==> job 8983 <==
Design axis_gain_wrapper, start of the top module:
module axis_gain_wrapper #(
    parameter integer C_S_AXI_DATA_WIDTH = 32,
    parameter integer C_S_AXI_ADDR_WIDTH = 4,
    parameter integer AUDIO_WIDTH        = 16,
    parameter integer GAIN_FBITS         = 12
)(
    input  wire aclk,
    input  wire aresetn,
    input  wire [31:0] s_axis_tdata,
    input  wire        s_axis_tlast,
    input  wire        s_axis_tvalid,
    output wire        s_axis_tready,
    output wire [31:0] m_axis_tdata,
    output wire        m_axis_tlast,
    output wire        m_axis_tvalid,
    input  wire        m_axis_tready,
    input  wire [C_S_AXI_ADDR_WIDTH-1:0] s_axi_awaddr,
    input  wire                          s_axi_awvalid,
    output reg                           s_axi_awready,
    input  wire [C_S_AXI_DATA_WIDTH-1:0] s_axi_wdata,
    input  wire [3:0]                    s_axi_wstrb,
    input  wire                          s_axi_wvalid,
    output reg                           s_axi_wready,
    output reg  [1:0]                    s_axi_bresp,
    output reg                           s_axi_bvalid,
    input  wire                          s_axi_bready,
    input  wire [C_S_AXI_ADDR_WIDTH-1:0] s_axi_araddr,
    input  wire                          s_axi_arvalid,
    output reg                           s_axi_arready,
    output reg  [C_S_AXI_DATA_WIDTH-1:0] s_axi_rdata,
    output reg  [1:0]                    s_axi_rresp,
    output reg                           s_axi_rvalid,
    input  wire                          s_axi_rready
);
export LEC_CHECK = 0
export CAP_MARGIN = 20
export CORE_ASPECT_RATIO = 0.84
export CORE_MARGIN = 2
export CORE_UTILIZATION = 72
export CTS_CLUSTER_DIAMETER = 218
export CTS_CLUSTER_SIZE = 31
export HOLD_SLACK_MARGIN = -0.09
export PLACE_DENSITY = 0.63
export SLEW_MARGIN = 20
export TNS_END_PERCENT = 75
create_clock -name core_clock -period 6.2 [get_ports {aclk}]
run.sh (not shown) runs the stock make flow with config.mk's settings and CLKGATE_MAP_FILE=.
==> job 578 (differences from job 8983) <==
Settings changed: CAP_MARGIN 20 to 0, CORE_ASPECT_RATIO 0.84 to unset, CTS_CLUSTER_DIAMETER 218 to 230, CTS_CLUSTER_SIZE 31 to 99, HOLD_SLACK_MARGIN -0.09 to unset, PLACE_DENSITY 0.63 to 0.39, TNS_END_PERCENT 75 to unset.
==> flow/constraint.sdc (replaced) <==
create_clock -name core_clock -period 8.85 [get_ports {aclk}]
set_input_delay 1.7700 -clock core_clock [delete_from_list [all_inputs] [get_ports {aclk}]]
set_output_delay 1.7700 -clock core_clock [all_outputs]
set_load 0.01 [all_outputs]
==> comparison table <==
Longest individual stage delay on the worst path: job 8983 600 ps; job 578 700 ps
Endpoint arrival time on the critical path: job 8983 7750 ps; job 578 8850 ps
RSZ-0062 raised after global routing: job 8983 true; job 578 false
Standard-cell rows: job 8983 63; job 578 69
Final total power: job 8983 4.93 mW; job 578 2.92 mW
1st-pass router iterations: job 8983 9; job 578 24
WL met3: job 8983 13200 µm; job 578 5510 µm
Area after DPL: job 8983 30500 µm²; job 578 28500 µm²
Met1 track demand over resource in global routing: job 8983 57.4%; job 578 44.4%
Reg-to-reg critical path startpoint: job 8983 reg_gain_l[5]; job 578 reg_gain_l[1]
Power Combinational: job 8983 2.62 mW; job 578 1.29 mW
Outcome: job 8983 finished with violations; job 578 finished clean
Layout check failures: job 8983 negative setup slack; job 578 -
Clock Skews: job 8983 12.3 ps; job 578 22.9 ps

========
==> inputs of run a <==
==> flow/design.v <==
`timescale 1ns / 1ps
module gain_core #(
    parameter integer DWIDTH = 16,  
    parameter integer GWIDTH = 16,  
    parameter integer FBITS  = 12   
)(
    input  wire                     clk,
    input  wire                     rst_n,      
    input  wire                     ce,         
    input  wire                     en,         
    input  wire signed [DWIDTH-1:0] data_i,     
    input  wire signed [GWIDTH-1:0] data_gain,  
    output reg  signed [DWIDTH-1:0] data_o      
);
    wire signed [DWIDTH+GWIDTH-1:0] mult_raw;
    wire signed [DWIDTH+GWIDTH-1:0] mult_rounded;
    wire signed [DWIDTH+GWIDTH-1-FBITS:0] mult_scaled;
    localparam signed [DWIDTH-1:0] MAX_VAL = {1'b0, {(DWIDTH-1){1'b1}}};  
    localparam signed [DWIDTH-1:0] MIN_VAL = {1'b1, {(DWIDTH-1){1'b0}}};  
    assign mult_raw = data_i * data_gain;
    assign mult_rounded = mult_raw + (1 << (FBITS-1));
    assign mult_scaled = mult_rounded >>> FBITS;
    always @(posedge clk) begin
        if (!rst_n) begin
            data_o <= 0;
        end else if (ce) begin
            if (!en) begin
                data_o <= data_i;
            end else begin
                if (mult_scaled > MAX_VAL) begin
                    data_o <= MAX_VAL;
                end else if (mult_scaled < MIN_VAL) begin
                    data_o <= MIN_VAL;
                end else begin
                    data_o <= mult_scaled[DWIDTH-1:0];
                end
            end
        end
    end
endmodule
`timescale 1ns / 1ps
module axis_gain_wrapper #(
    parameter integer C_S_AXI_DATA_WIDTH = 32,
    parameter integer C_S_AXI_ADDR_WIDTH = 4,
    parameter integer AUDIO_WIDTH        = 16,
    parameter integer GAIN_FBITS         = 12
)(
    input  wire aclk,
    input  wire aresetn,
    input  wire [31:0] s_axis_tdata,
    input  wire        s_axis_tlast,
    input  wire        s_axis_tvalid,
    output wire        s_axis_tready,
    output wire [31:0] m_axis_tdata,
    output wire        m_axis_tlast,
    output wire        m_axis_tvalid,
    input  wire        m_axis_tready,
    input  wire [C_S_AXI_ADDR_WIDTH-1:0] s_axi_awaddr,
    input  wire                          s_axi_awvalid,
    output reg                           s_axi_awready,
    input  wire [C_S_AXI_DATA_WIDTH-1:0] s_axi_wdata,
    input  wire [3:0]                    s_axi_wstrb,
    input  wire                          s_axi_wvalid,
    output reg                           s_axi_wready,
    output reg  [1:0]                    s_axi_bresp,
    output reg                           s_axi_bvalid,
    input  wire                          s_axi_bready,
    input  wire [C_S_AXI_ADDR_WIDTH-1:0] s_axi_araddr,
    input  wire                          s_axi_arvalid,
    output reg                           s_axi_arready,
    output reg  [C_S_AXI_DATA_WIDTH-1:0] s_axi_rdata,
    output reg  [1:0]                    s_axi_rresp,
    output reg                           s_axi_rvalid,
    input  wire                          s_axi_rready
);
    reg [31:0] reg_control;
    reg [31:0] reg_gain_l;
    reg [31:0] reg_gain_r;
    wire [1:0] addr_w = s_axi_awaddr[3:2];
    wire [1:0] addr_r = s_axi_araddr[3:2];
    always @(posedge aclk) begin
        if (!aresetn) begin
            s_axi_awready <= 1'b0;
            s_axi_wready  <= 1'b0;
            s_axi_bvalid  <= 1'b0;
            s_axi_bresp   <= 2'b00;
            reg_control <= 32'b0;
            reg_gain_l  <= 32'h0000_1000;  
            reg_gain_r  <= 32'h0000_1000;
        end else begin
            if (!s_axi_awready && s_axi_awvalid && s_axi_wvalid) begin
                s_axi_awready <= 1'b1;
                s_axi_wready  <= 1'b1;
                case (addr_w)
                    2'h0: reg_control <= s_axi_wdata;
                    2'h1: reg_gain_l  <= s_axi_wdata;
                    2'h2: reg_gain_r  <= s_axi_wdata;
                    default: ;
                endcase
            end else begin
                s_axi_awready <= 1'b0;
                s_axi_wready  <= 1'b0;
            end
            if (s_axi_awready && !s_axi_bvalid) begin
                s_axi_bvalid <= 1'b1;
                s_axi_bresp  <= 2'b00;
            end else if (s_axi_bready) begin
                s_axi_bvalid <= 1'b0;
            end
        end
    end
    always @(posedge aclk) begin
        if (!aresetn) begin
            s_axi_arready <= 1'b0;
            s_axi_rvalid  <= 1'b0;
            s_axi_rdata   <= 32'b0;
            s_axi_rresp   <= 2'b00;
        end else begin
            if (!s_axi_arready && s_axi_arvalid) begin
                s_axi_arready <= 1'b1;
                s_axi_rvalid  <= 1'b1;
                case (addr_r)
                    2'h0: s_axi_rdata <= reg_control;
                    2'h1: s_axi_rdata <= reg_gain_l;
                    2'h2: s_axi_rdata <= reg_gain_r;
                    default: s_axi_rdata <= 32'b0;
                endcase
            end else begin
                s_axi_arready <= 1'b0;
                if (s_axi_rvalid && s_axi_rready)
                    s_axi_rvalid <= 1'b0;
            end
        end
    end
    reg valid_d;
    reg last_d;
    wire stream_ready = m_axis_tready || !valid_d;
    assign s_axis_tready = stream_ready;
    assign m_axis_tvalid = valid_d;
    assign m_axis_tlast  = last_d;
    wire core_ce     = stream_ready;
    wire gain_enable = reg_control[0];
    gain_core #(
        .DWIDTH(AUDIO_WIDTH),
        .GWIDTH(16),
        .FBITS (GAIN_FBITS)
    ) u_gain_l (
        .clk       (aclk),
        .rst_n     (aresetn),
        .ce        (core_ce),
        .en        (gain_enable),
        .data_i    (s_axis_tdata[15:0]),
        .data_gain (reg_gain_l[15:0]),
        .data_o    (m_axis_tdata[15:0])
    );
    gain_core #(
        .DWIDTH(AUDIO_WIDTH),
        .GWIDTH(16),
        .FBITS (GAIN_FBITS)
    ) u_gain_r (
        .clk       (aclk),
        .rst_n     (aresetn),
        .ce        (core_ce),
        .en        (gain_enable),
        .data_i    (s_axis_tdata[31:16]),
        .data_gain (reg_gain_r[15:0]),
        .data_o    (m_axis_tdata[31:16])
    );
    always @(posedge aclk) begin
        if (!aresetn) begin
            valid_d <= 1'b0;
            last_d  <= 1'b0;
        end else if (stream_ready) begin
            valid_d <= s_axis_tvalid;
            last_d  <= s_axis_tlast;
        end
    end
endmodule
==> flow/run.sh <==
#!/bin/bash
# the make line also repeats each setting of config.mk as NAME=value (left out here)
make -C /OpenROAD-flow-scripts/flow DESIGN_CONFIG=/design/flow/config.mk WORK_HOME=/design/flow/orfs CLKGATE_MAP_FILE= finish
==> flow/config.mk <==
export PLATFORM = sky130hd
export DESIGN_NAME = axis_gain_wrapper
export DESIGN_NICKNAME = axis_gain_wrapper
export VERILOG_FILES = /design/flow/design.v
export SDC_FILE = /design/flow/constraint.sdc
export NUM_CORES = 4
export LEC_CHECK = 0
export CAP_MARGIN = 20
export CELL_PAD_IN_SITES_DETAIL_PLACEMENT = 1
export CORE_ASPECT_RATIO = 1.86
export CORE_MARGIN = 2
export CORE_UTILIZATION = 21
export CTS_CLUSTER_DIAMETER = 315
export GPL_ROUTABILITY_DRIVEN = 0
export GPL_TIMING_DRIVEN = 1
export HOLD_SLACK_MARGIN = 0.04
export MAX_ROUTING_LAYER = met5
export MIN_ROUTING_LAYER = met1
export PLACE_DENSITY_LB_ADDON = 0.05
export SLEW_MARGIN = 20
==> flow/constraint.sdc <==
create_clock -name core_clock -period 4.86 [get_ports {aclk}]
set_input_delay 0.9720 -clock core_clock [delete_from_list [all_inputs] [get_ports {aclk}]]
set_output_delay 0.9720 -clock core_clock [all_outputs]
set_load 0.01 [all_outputs]
==> run b: changes against run a <==
Settings changed: CELL_PAD_IN_SITES_DETAIL_PLACEMENT 1 to not set, CORE_ASPECT_RATIO 1.86 to not set, CORE_UTILIZATION 21 to 66, CTS_CLUSTER_DIAMETER 315 to 218, CTS_CLUSTER_SIZE set to 31, GPL_ROUTABILITY_DRIVEN 0 to not set, GPL_TIMING_DRIVEN 1 to not set, HOLD_SLACK_MARGIN 0.04 to not set, MAX_ROUTING_LAYER met5 to not set, MIN_ROUTING_LAYER met1 to not set, PLACE_DENSITY_LB_ADDON 0.05 to not set.
==> flow/constraint.sdc (replaced) <==
create_clock -name core_clock -period 6.67 [get_ports {aclk}]
set_input_delay 1.3340 -clock core_clock [delete_from_list [all_inputs] [get_ports {aclk}]]
set_output_delay 1.3340 -clock core_clock [all_outputs]
set_load 0.01 [all_outputs]
==> comparison table <==
Detailed-routed wire length on met3: run b 8610 um; run a 2600 um
Net switching share of the total power: run b 41.1%; run a 42.1%
Design Area, Final: run b 33,500 um^2; run a 35,600 um^2
FF/Latch Area: run b 3320 um^2; run a 3340 um^2
Crit-path max cell delay: run b 0.61 ns; run a 0.58 ns
Run status: run b complete, but fails checks; run a complete, but fails checks
Reasons for failing layout checks: run b negative setup slack; run a negative setup slack
Mean number of vias per cell: run b 5.80; run a 4.28
Placement-stage worst setup slack: run b -1.44 ns; run a -3.20 ns
Total power: run b 0.00464 W; run a 0.00651 W
Via count of the first global-routing pass: run b 24,789; run a 26,528
Slew HR: run b 37.0%; run a 38.0%
Combined area of the multi-input logic cells: run b 21,200 um^2; run a 21,200 um^2
Floorplan die height: run b 203 um; run a 485 um
Pre-placement core utilization: run b 67.3%; run a 21.1%
No activity file was given, so power comes from the tool's default toggle rates.
